// main
module main #(
    parameter MAIN_DIV = 8,      
    parameter SCAN_DIV = 4       
)(
    input wire clk,
    input wire rst,    
    input wire btnC,   
    input wire btnL,   
    input wire btnR,   
    input wire [7:0] num1,   
    input wire [7:0] num2,   
    output wire [6:0] seg,            
    output wire [3:0] an,              
    output wire multiplicationFinished    
);
    wire dividedClock;   
    wire dividedTick;    
    clockDivider #(MAIN_DIV) clockDiv(
        .clk(clk),
        .rst(rst),
        .en(1'b1),
        .clk_out(dividedClock),
        .tick(dividedTick)
    );
    wire [7:0] num1Complement, num2Complement;
    wire [7:0] multiplier, multiplicand;
    wire [7:0] multiplicandShifted;
    wire [15:0] multiplierShifted;
    reg  [15:0] productReg;
    reg signReg;
    wire tempSign;
    wire [19:0] bcdOutput;
    wire [15:0] tempOutput;
    assign num1Complement = ~num1 + 1'b1;
    assign num2Complement = ~num2 + 1'b1;
    assign multiplier = (num1[7] == 1) ? num1Complement : num1;
    assign multiplicand = (num2[7] == 1) ? num2Complement : num2;
    wire enableDebounce, enableSync;
    debouncer debounceInst(
        .clk(clk),
        .ce(dividedTick),
        .rst(rst),
        .in(btnC),
        .out(enableDebounce)
    );
  ...
make LEC_CHECK=0 ABC_AREA=1 CAP_MARGIN=20 CORE_MARGIN=2 CORE_UTILIZATION=66 CTS_CLUSTER_DIAMETER=251 CTS_CLUSTER_SIZE=97 PLACE_DENSITY=0.36 SETUP_SLACK_MARGIN=-1.49 SLEW_MARGIN=20 TNS_END_PERCENT=15 finish   # period 15.5 ns
run.sh (not shown) runs the stock make flow with config.mk's settings and CLKGATE_MAP_FILE=.
Change:
Settings changed: ABC_AREA 1 to not set, CORE_UTILIZATION 66 to 72, CTS_CLUSTER_DIAMETER 251 to not set, CTS_CLUSTER_SIZE 97 to not set, PLACE_DENSITY 0.36 to 0.78, SETUP_SLACK_MARGIN -1.49 to not set, TNS_END_PERCENT 15 to not set.
Clock period 15.5 ns to 7.92 ns, I/O delays scaled along.
Outcome: This time the run never finished: it broke off in 4_1_cts. Die area increases by 9.4%. Synthesized cell count decreases by 2.7%. Synthesized area increases by 20%.
Change:
Settings changed: ABC_AREA set to 1, CORE_UTILIZATION 72 to 67, CTS_CLUSTER_SIZE set to 72, PLACE_DENSITY 0.78 to not set, SETUP_SLACK_MARGIN set to -0.55.
Clock period 7.92 ns to 8.97 ns, I/O delays scaled along.
After rerunning: The changed run died in 5_1_grt; synthesized area drops by 16%; synthesized cell count climbs by 2.8%; die size drops by 9.9%.
Change:
Settings changed: CORE_UTILIZATION 67 to 65, CTS_CLUSTER_SIZE 72 to 71, PLACE_DENSITY_LB_ADDON set to 0.01, SETUP_SLACK_MARGIN -0.55 to 2.44.
Clock period 8.97 ns to 13.7 ns, I/O delays scaled along.
Outcome: With this change the flow went through all stages and came out clean; die size goes up by about 3%; area after synthesis does not change; synthesized cell count stays the same.

main again, from the RTL that the note above started with.
Design main, start of the top module:
module main #(
    parameter MAIN_DIV = 8,      
    parameter SCAN_DIV = 4       
)(
    input wire clk,
    input wire rst,    
    input wire btnC,   
    input wire btnL,   
    input wire btnR,   
    input wire [7:0] num1,   
    input wire [7:0] num2,   
    output wire [6:0] seg,            
    output wire [3:0] an,              
    output wire multiplicationFinished    
);
clock: 20.0 ns
lec_check: 0
abc_area: 0
cap_margin: 10
cell_pad_in_sites_detail_placement: 2
cell_pad_in_sites_global_placement: 2
core_aspect_ratio: 1.1
core_margin: 10
core_utilization: 59
cts_cluster_diameter: 336
gpl_timing_driven: 1
max_routing_layer: met4
min_routing_layer: met1
place_density: 0.6
setup_slack_margin: 4.48
slew_margin: 35
tns_end_percent: 30
The first run did not get past global placement without I/O.
Edit:
Settings changed: ABC_AREA 0 to default, CAP_MARGIN 10 to 15, CELL_PAD_IN_SITES_DETAIL_PLACEMENT 2 to default, CELL_PAD_IN_SITES_GLOBAL_PLACEMENT 2 to default, CORE_ASPECT_RATIO 1.1 to default, CORE_MARGIN 10 to 2, CORE_UTILIZATION 59 to 40, CTS_CLUSTER_DIAMETER 336 to default, GPL_TIMING_DRIVEN 1 to default, MAX_ROUTING_LAYER met4 to default, MIN_ROUTING_LAYER met1 to default, PLACE_DENSITY 0.6 to default, SETUP_SLACK_MARGIN 4.48 to default, SLEW_MARGIN 35 to 15, TNS_END_PERCENT 30 to default.
- With this change the flow completed with no timing, DRC or antenna violations
- die size grows by 21%
- synthesized cell count is unchanged
- area after synthesis does not change
Edit:
Settings changed: ABC_AREA from default to 1, CAP_MARGIN 15 to 20, PLACE_DENSITY from default to 0.6, SLEW_MARGIN 15 to 20.
The new run completed with no timing, DRC or antenna violations.
Core utilization came out higher by 1.2 points.
Worst setup slack improved by 5.1 ns.
Design area decreases by 14%.
Register-to-register slack is worse by 0.47 ns.
Via count came out lower by 16%.
Power rose by 6.8%.
Edit:
Settings changed: ABC_AREA 1 to 0, CAP_MARGIN 20 to 10, CELL_PAD_IN_SITES_DETAIL_PLACEMENT from default to 2, CORE_UTILIZATION 40 to 33, CTS_CLUSTER_DIAMETER from default to 336, GPL_TIMING_DRIVEN from default to 0, MAX_ROUTING_LAYER from default to met4, MIN_ROUTING_LAYER from default to met2, SETUP_SLACK_MARGIN from default to 4.48, SLEW_MARGIN 20 to 35, TNS_END_PERCENT from default to 30.
Effect: Now the flow did not get past global routing; die area goes up by 44%; synthesized area goes up by 20%; synthesized cell count goes down by 2.7%.
Edit:
Settings changed: ABC_AREA 0 to 1, CAP_MARGIN 10 to 20, CELL_PAD_IN_SITES_DETAIL_PLACEMENT 2 to default, CORE_ASPECT_RATIO from default to 1.97, CORE_UTILIZATION 33 to 55, CTS_CLUSTER_DIAMETER 336 to 163, CTS_CLUSTER_SIZE from default to 100, GPL_TIMING_DRIVEN 0 to default, MAX_ROUTING_LAYER met4 to default, MIN_ROUTING_LAYER met2 to default, PLACE_DENSITY 0.6 to default, SETUP_SLACK_MARGIN 4.48 to default, SLEW_MARGIN 35 to 30, TNS_END_PERCENT 30 to 15.
=> The changed run completed without violations; synthesized area goes down by 16%; die area goes down by 49%; synthesized cell count goes up by 2.8%.

Starting RTL as in the previous note.
export LEC_CHECK = 0
export ABC_AREA = 1
export CAP_MARGIN = 20
export CORE_MARGIN = 2
export CORE_UTILIZATION = 68
export CTS_CLUSTER_SIZE = 96
export PLACE_DENSITY = 0.6
export SETUP_SLACK_MARGIN = 4.01
export SLEW_MARGIN = 20
export TNS_END_PERCENT = 15
create_clock -name core_clock -period 14.0 [get_ports {clk}]
Edit:
CORE_UTILIZATION = 66   (was 68)
CTS_CLUSTER_DIAMETER = 251   (was unset)
CTS_CLUSTER_SIZE = 97   (was 96)
PLACE_DENSITY = 0.36   (was 0.6)
SETUP_SLACK_MARGIN = unset   (was 4.01)
TNS_END_PERCENT = unset   (was 15)
clock period = 21.0 ns   (was 14.0 ns; I/O delays follow)
Outcome:
- core utilization drops by 14 points
- final area went down by about 13%
- sequential cell count is unchanged
Edit:
CORE_ASPECT_RATIO = 0.76   (was unset)
TNS_END_PERCENT = 10   (was unset)
clock period = 12.9 ns   (was 21.0 ns; I/O delays follow)
Result: Power is higher by 70%. Routed wire length is higher by 4.5%. Core utilization barely changes. First-iteration DRC count is higher by 0.56%. Clock-buffer cell count is lower by 1. Worst hold slack degrades by 0.0034 ns. Via count is higher by 0.73%. Clock power is higher by 77%. Sequential share of layout area is lower by 0.18 points. Sequential power is higher by 63%. Final area is higher by 0.98%.

Setup of try-sierra:
main again, from the RTL that the note above started with.
==> flow/config.mk <==
export PLATFORM = sky130hd
export DESIGN_NAME = main
export DESIGN_NICKNAME = main
export VERILOG_FILES = /design/flow/design.v
export SDC_FILE = /design/flow/constraint.sdc
export NUM_CORES = 4
export LEC_CHECK = 0
export CAP_MARGIN = 0
export CORE_MARGIN = 2
export CORE_UTILIZATION = 72
export CTS_CLUSTER_DIAMETER = 42
export CTS_CLUSTER_SIZE = 31
export PLACE_DENSITY = 0.38
export SLEW_MARGIN = 20
==> flow/constraint.sdc <==
create_clock -name core_clock -period 7.92 [get_ports {clk}]
set_input_delay 1.5840 -clock core_clock [delete_from_list [all_inputs] [get_ports {clk}]]
set_output_delay 1.5840 -clock core_clock [all_outputs]
set_load 0.01 [all_outputs]
Status: try-sierra FAILED at clock tree synthesis (4_1_cts) (tool error)
For try-garnet, these inputs were changed with respect to try-sierra:
- a change of CTS_CLUSTER_SIZE from 31 to 72
- a change of CORE_UTILIZATION from 72 to 67
- a deleted PLACE_DENSITY that had been 0.38
- a change of CAP_MARGIN from 0 to 20
- a deleted CTS_CLUSTER_DIAMETER that had been 42
- an added SETUP_SLACK_MARGIN of -0.48
- an added ABC_AREA of 1
- a change of the clock period (ns, I/O delays scaled along) from 7.92 to 8.97
==> comparison <==
try-garnet did not make it past global routing (5_1_grt), where a tool error ended it. Placeable core region, try-sierra and try-garnet, higher one = try-sierra. Post-synthesis adder-cell area fraction up 1.5 points in try-garnet wrt try-sierra. For post-synthesis instance area, dividing the value from try-sierra by the value from try-garnet gives 1.20. Comparing try-sierra and try-garnet, synthesized cell count is lower on try-sierra. Diff try-sierra -> try-garnet | sequential fraction of the synthesis area | increase of 3.4 points. Against try-sierra, try-garnet comes in 7.6 um lower on width of the chip. [compare] base=try-sierra new=try-garnet: post-synthesis average cell area decreased about 19%; xor and xnor area share after synthesis decreased 4.7 points. For the placement row count, try-garnet came in 3 lower than try-sierra did.
Input changes introduced in try-umber (baseline for comparison: try-garnet):
- a change of CORE_UTILIZATION from 67 to 66
- a change of CTS_CLUSTER_SIZE from 72 to 97
- an added CTS_CLUSTER_DIAMETER of 326
- a deleted SETUP_SLACK_MARGIN that had been -0.48
- an added PLACE_DENSITY of 0.38
- a change of the clock period (ns, I/O delays scaled along) from 8.97 to 15.1
==> results <==
- try-garnet -> try-umber: estimated wirelength of the detail-placed design decreased by more than 10%
- Diff try-garnet..try-umber | synthesized netlist net count | unchanged
- try-umber: PASS, flow complete, no timing, DRC or antenna violations
- Looking at core area across try-garnet and try-umber, the one that comes out lower is try-garnet.
- The die used by try-umber is larger than the one used by try-garnet.
- Between try-garnet and try-umber, number of buffers inserted to repair setup after CTS decreased.

Setup of run A:
Starting RTL as in the previous note.
Settings: LEC_CHECK=0, ABC_AREA=1, CAP_MARGIN=20, CORE_MARGIN=2, CORE_UTILIZATION=37, PLACE_DENSITY=0.6, SLEW_MARGIN=20; clock period 13.9 ns.
No stage failed in run A, and the final checks on the layout all came back clean.
## Diff of input files: run B against run A
Settings: changing CORE_UTILIZATION from 37 to 57; changing the clock period (ns, I/O delays scaled along) from 13.9 to 7.72.
Findings:
- Internal power component came out higher on run B than on run A.
- The flow did not stop early for run A: all stages ran, and the layout cleared the timing, DRC and antenna checks.
- Complete run, failing final checks: run B, reason setup timing.
- Looking at routed wire length, run B sits about 28% above run A.
- Looking at vias after detailed routing across run A and run B, the one that comes out higher is run B.
Input changes introduced in run C (baseline for comparison: run B):
Settings: SETUP_SLACK_MARGIN newly set to 2.0; CORE_UTILIZATION changed from 57 to 60; CTS_CLUSTER_SIZE newly set to 73.
==> results <==
Ran to the end and failed final checks on setup timing: run C. Higher count of non-CTS buffers in the layout goes to run B over run C. Compared run C vs run B, and number of resized instances in the post-cts repair step is up in run C. Compared run B against run C; static leakage within noise. Die span in x for run C: about 2.5% down relative to run B. On worst hold margin, run C and run B are neck and neck. Relative to run B, worst slew margin relative to its limit has gone down in run C. Run C against run B; number of well taps is down slightly. Delta (run C minus run B): clock insertion delay at the later pin of the skew report rose by 0.02 ns; via count rose by about 4%.
Here is what was changed in the inputs of run D compared with run C.
Settings: CTS_CLUSTER_SIZE removed (was 73); PLACE_DENSITY removed (was 0.6); SETUP_SLACK_MARGIN removed (was 2.0); CORE_UTILIZATION changed from 60 to 58; ABC_AREA removed (was 1); the clock period (ns, I/O delays scaled along) changed from 7.72 to 8.97.
Notes after the runs:
Changes observed in run D relative to run C: final worst-path setup slack went down, non-clock buffer count went up, post-layout instance area went up, part of the power in the clock network went up, total power went down. Final clock period utilization by the worst path: run D > run C. Measured against each other, run C and run D differ in wire length of the first global-routing pass, the higher figure coming from run D. Taking run C as 1.0, run D lands at 1.06 on post-route non-filler standard cell count. Run D completed end to end; final checks failed (setup timing). Per the comparison of run D with run C, net load switching power shows a reduction of 18%, depth of the worst register-to-register path dropped 2.

Setup of job 2561:
main again, from the RTL that the note above started with.
// main
module main #(
    parameter MAIN_DIV = 8,      
    parameter SCAN_DIV = 4       
)(
    input wire clk,
    input wire rst,    
    input wire btnC,   
    input wire btnL,   
    input wire btnR,   
    input wire [7:0] num1,   
    input wire [7:0] num2,   
    output wire [6:0] seg,            
    output wire [3:0] an,              
    output wire multiplicationFinished    
);
    wire dividedClock;   
    wire dividedTick;    
    clockDivider #(MAIN_DIV) clockDiv(
        .clk(clk),
        .rst(rst),
        .en(1'b1),
        .clk_out(dividedClock),
        .tick(dividedTick)
    );
    wire [7:0] num1Complement, num2Complement;
    wire [7:0] multiplier, multiplicand;
    wire [7:0] multiplicandShifted;
    wire [15:0] multiplierShifted;
    reg  [15:0] productReg;
    reg signReg;
    wire tempSign;
    wire [19:0] bcdOutput;
    wire [15:0] tempOutput;
    assign num1Complement = ~num1 + 1'b1;
    assign num2Complement = ~num2 + 1'b1;
    assign multiplier = (num1[7] == 1) ? num1Complement : num1;
    assign multiplicand = (num2[7] == 1) ? num2Complement : num2;
    wire enableDebounce, enableSync;
    debouncer debounceInst(
        .clk(clk),
        .ce(dividedTick),
        .rst(rst),
        .in(btnC),
        .out(enableDebounce)
    );
    synchronizer syncInst(
        .clk(clk),
        .ce(dividedTick),
        .rst(rst),
        .in(enableDebounce),
        .out(enableSync)
    );
    wire Psel, EP, EA, EB, LA, LB, RstP;
    shift_right_register shiftRightReg(
  ...
==> flow/config.mk <==
export PLATFORM = sky130hd
export DESIGN_NAME = main
export DESIGN_NICKNAME = main
export VERILOG_FILES = /design/flow/design.v
export SDC_FILE = /design/flow/constraint.sdc
export NUM_CORES = 4
export LEC_CHECK = 0
export ABC_AREA = 0
export CAP_MARGIN = 40
export CORE_MARGIN = 2
export CORE_UTILIZATION = 72
export CTS_CLUSTER_DIAMETER = 246
export CTS_CLUSTER_SIZE = 21
export GPL_ROUTABILITY_DRIVEN = 1
export HOLD_SLACK_MARGIN = -0.07
export MAX_ROUTING_LAYER = met4
export PLACE_DENSITY = 0.35
export SETUP_SLACK_MARGIN = 1.92
export SLEW_MARGIN = 15
export TNS_END_PERCENT = 15
==> flow/constraint.sdc <==
create_clock -name core_clock -period 7.22 [get_ports {clk}]
set_input_delay 1.4440 -clock core_clock [delete_from_list [all_inputs] [get_ports {clk}]]
set_output_delay 1.4440 -clock core_clock [all_outputs]
set_load 0.01 [all_outputs]
Job 2561 did not finish; the tool stopped in 4_1_cts with error DPL-0038.
For job 7652, these inputs were changed with respect to job 2561:
- a deleted CTS_CLUSTER_SIZE that had been 21
- a change of CORE_UTILIZATION from 72 to 69
- a deleted HOLD_SLACK_MARGIN that had been -0.07
- a deleted PLACE_DENSITY that had been 0.35
- a change of CTS_CLUSTER_DIAMETER from 246 to 33
- a deleted SETUP_SLACK_MARGIN that had been 1.92
- a deleted TNS_END_PERCENT that had been 15
- a deleted MAX_ROUTING_LAYER that had been met4
- an added PLACE_DENSITY_LB_ADDON of 0.11
- a change of the clock period (ns, I/O delays scaled along) from 7.22 to 7.38
### Flow results
Status(job 7652) = ERROR, stage = 4_1_cts. Job 7652 against job 2561: number of placed instances, taps included saw an increase, die size rose by 4.2%, cell area after placement increased about 1.5%, floorplan row count climbed 1.
Relative to job 7652, the following input files were edited for job 7308:
- PLACE_DENSITY_LB_ADDON: 0.11 -> 0.17
- SETUP_SLACK_MARGIN: unset -> 3.12
- ABC_AREA: 0 -> 1
- CORE_UTILIZATION: 69 -> 64
- CTS_CLUSTER_SIZE: unset -> 71
- the clock period (ns, I/O delays scaled along): 7.38 -> 12.1
Findings:
Job 7308 ended with every stage complete and zero timing, DRC or antenna violations. Job 7308 reports a higher sequential-to-total area share from yosys stat than job 7652 does. Between job 7308 and job 7652, the yosys stat chip area is lower for job 7308. Job 7652 has a lower post-synthesis instance total than job 7308. Diff job 7652 -> job 7308 | die size | down by a little under 10%. Job 7308 vs job 7652: count of unique library cells instantiated by Yosys down. Side by side, multiplexer fraction of the synthesized cell area turned out lower in job 7308 than in job 7652. Against job 7652, job 7308 reports a post-synth design cell area that is lower.
Power figures rest on the tool's default switching activity, not on a simulated workload.
